==> violet <==
## ArquitecturaHybridARMIPS
module ArquitecturaHybridARMIPS(input logic clk, reset,
										  output logic [31:0] imem_addr,
										  input logic [31:0] imem_rdata,
										  output logic [31:0] mem_addr,
										  output logic dmem_we,
										  output logic [31:0] dmem_wdata,
										  input logic [31:0] dmem_rdata,
										  output logic pmem_we,
										  output logic [1:0] pmem_wdata,
										  input logic [1:0] pmem_rdata,
										  output logic rf_we,
										  output logic [3:0] rf_waddr,
										  output logic [31:0] rf_wdata);
	logic enable;
	logic [31:0] inDE, PC, DataWrite, PCalu, IOIn, outFE;
	logic [3:0] Rd;
	logic PCSrc, RegWrite;
	logic [117:0] outDE, inEXE;
	logic [74:0] outEXE, inMEM;
	logic [104:0] outMEM, inWB;
	assign enable = 1'b1;
	assign IOIn = 32'b0;
	assign imem_addr = PC;
	assign mem_addr = inMEM[31:0];
	assign dmem_we = inMEM[72];
	assign dmem_wdata = inMEM[63:32];
	assign pmem_we = inMEM[73];
	assign pmem_wdata = inMEM[33:32];
	assign rf_we = RegWrite;
	assign rf_waddr = Rd;
  ...
export LEC_CHECK = 0
export ABC_AREA = 0
export CAP_MARGIN = 20
export CELL_PAD_IN_SITES_DETAIL_PLACEMENT = 0
export CORE_ASPECT_RATIO = 1.01
export CORE_MARGIN = 2
export CORE_UTILIZATION = 70
export CTS_CLUSTER_SIZE = 77
export GPL_TIMING_DRIVEN = 1
export MAX_ROUTING_LAYER = met5
export SLEW_MARGIN = 20
export TNS_END_PERCENT = 20
create_clock -name core_clock -period 11.6 [get_ports {clk}]
run.sh (not shown) runs the stock make flow with config.mk's settings and CLKGATE_MAP_FILE=.
==> inputs of xenon, as changes to violet <==
==> flow/config.mk (replaced) <==
export PLATFORM = sky130hd
export DESIGN_NAME = ArquitecturaHybridARMIPS
export DESIGN_NICKNAME = ArquitecturaHybridARMIPS
export VERILOG_FILES = /design/flow/design.v
export SDC_FILE = /design/flow/constraint.sdc
export NUM_CORES = 4
export LEC_CHECK = 0
export ABC_AREA = 0
export CAP_MARGIN = 25
export CELL_PAD_IN_SITES_DETAIL_PLACEMENT = 0
export CORE_ASPECT_RATIO = 1.97
export CORE_MARGIN = 10
export CORE_UTILIZATION = 41
export CTS_CLUSTER_DIAMETER = 243
export CTS_CLUSTER_SIZE = 99
export GPL_ROUTABILITY_DRIVEN = 0
export GPL_TIMING_DRIVEN = 1
export MAX_ROUTING_LAYER = met5
export MIN_ROUTING_LAYER = met2
export PLACE_DENSITY_LB_ADDON = 0.15
export SLEW_MARGIN = 35
export TNS_END_PERCENT = 20
==> flow/constraint.sdc (replaced) <==
create_clock -name core_clock -period 14.9 [get_ports {clk}]
set_input_delay 2.9800 -clock core_clock [delete_from_list [all_inputs] [get_ports {clk}]]
set_output_delay 2.9800 -clock core_clock [all_outputs]
set_load 0.01 [all_outputs]
==> inputs of tundra, as changes to violet <==
==> flow/config.mk (replaced) <==
export PLATFORM = sky130hd
export DESIGN_NAME = ArquitecturaHybridARMIPS
export DESIGN_NICKNAME = ArquitecturaHybridARMIPS
export VERILOG_FILES = /design/flow/design.v
export SDC_FILE = /design/flow/constraint.sdc
export NUM_CORES = 4
export LEC_CHECK = 0
export CAP_MARGIN = 20
export CORE_MARGIN = 5
export CORE_UTILIZATION = 40
export SLEW_MARGIN = 20
==> flow/constraint.sdc (replaced) <==
create_clock -name core_clock -period 13.7 [get_ports {clk}]
set_input_delay 2.7400 -clock core_clock [delete_from_list [all_inputs] [get_ports {clk}]]
set_output_delay 2.7400 -clock core_clock [all_outputs]
set_load 0.01 [all_outputs]
==> notes <==
- In area after synthesis, tundra and xenon do not differ.
- In synthesized cell count, xenon and violet do not differ.
- violet died in global routing (5_1_grt). tundra finished clean. xenon aborted during global routing (5_1_grt) (GRT-0116).
- Between xenon and tundra, the lower die size is in tundra (gap about 3.8%, measured against tundra).

==> trial 44: inputs <==
ArquitecturaHybridARMIPS again, from the RTL that the note above started with.
export LEC_CHECK = 0
export ABC_AREA = 1
export CAP_MARGIN = 20
export CORE_MARGIN = 2
export CORE_UTILIZATION = 72
export CTS_CLUSTER_DIAMETER = 26
export CTS_CLUSTER_SIZE = 15
export HOLD_SLACK_MARGIN = 0.29
export PLACE_DENSITY_LB_ADDON = 0.13
export SETUP_SLACK_MARGIN = 1.83
export SLEW_MARGIN = 20
create_clock -name core_clock -period 6.26 [get_ports {clk}]
==> inputs of trial 32, as changes to trial 44 <==
Settings changed: ABC_AREA 1 to unset, CORE_MARGIN 2 to 5, CORE_UTILIZATION 72 to 40, CTS_CLUSTER_DIAMETER 26 to unset, CTS_CLUSTER_SIZE 15 to unset, HOLD_SLACK_MARGIN 0.29 to unset, PLACE_DENSITY_LB_ADDON 0.13 to unset, SETUP_SLACK_MARGIN 1.83 to unset.
==> flow/constraint.sdc (replaced) <==
create_clock -name core_clock -period 14.0 [get_ports {clk}]
set_input_delay 2.8000 -clock core_clock [delete_from_list [all_inputs] [get_ports {clk}]]
set_output_delay 2.8000 -clock core_clock [all_outputs]
set_load 0.01 [all_outputs]
==> impl_metrics.py <==
# Metrics from the implementation run
metrics = {
    "outcome": {
        "haltStage": "global routing (5_1_grt)",
        "stop_error": "[ERROR GRT-0232] Routing congestion too high. Check the congestion heatmap in the GUI.",
        "status": "did not finish",
    },
    "yosys": {
        "ys_sh_adder": 0.0393,
        "common_cells": "nor2_1 (1311), nand2_1 (980), o21ai_0 (626)",
        "ys_cells": 6274,
    },
    "clock_network": {
        "h-tree-depth": 4,
    },
    "floorplan": {
        "initCoreUtil": 0.731,
    },
    "global_route": {
        "met3_usage": 0.721,
    },
}
That was trial 44.
==> impl_metrics.py <==
# Synthesis and PnR figures
metrics = {
    "pwr": {
        "powerComb_mw": 2.06,
        "power_top_consumer": "sequential cells",
        "internal_power_mw": 4.80,
        "pwr-share-comb": 0.280,
    },
    "floorplan": {
        "initCoreUtil": 0.403,
    },
    "finish": {
        "n_all_inverters": 120,
        "layout.cells.non_filler": 6966,
    },
    "global_route": {
        "met3_usage": 0.0858,
    },
    "yosys": {
        "ys_sh_adder": 0.0381,
        "common_cells": "nor2_1 (796), nand2_1 (754), edfxtp_1 (512)",
    },
    "place": {
        "port_buffers": 204,
    },
    "outcome": {
        "status": "complete, no violations",
    },
    "setup_path": {
        "ff2ff_path_depth": 48,
    },
}
That was trial 32.
Power figures rest on the tool's default switching activity, not on a simulated workload.
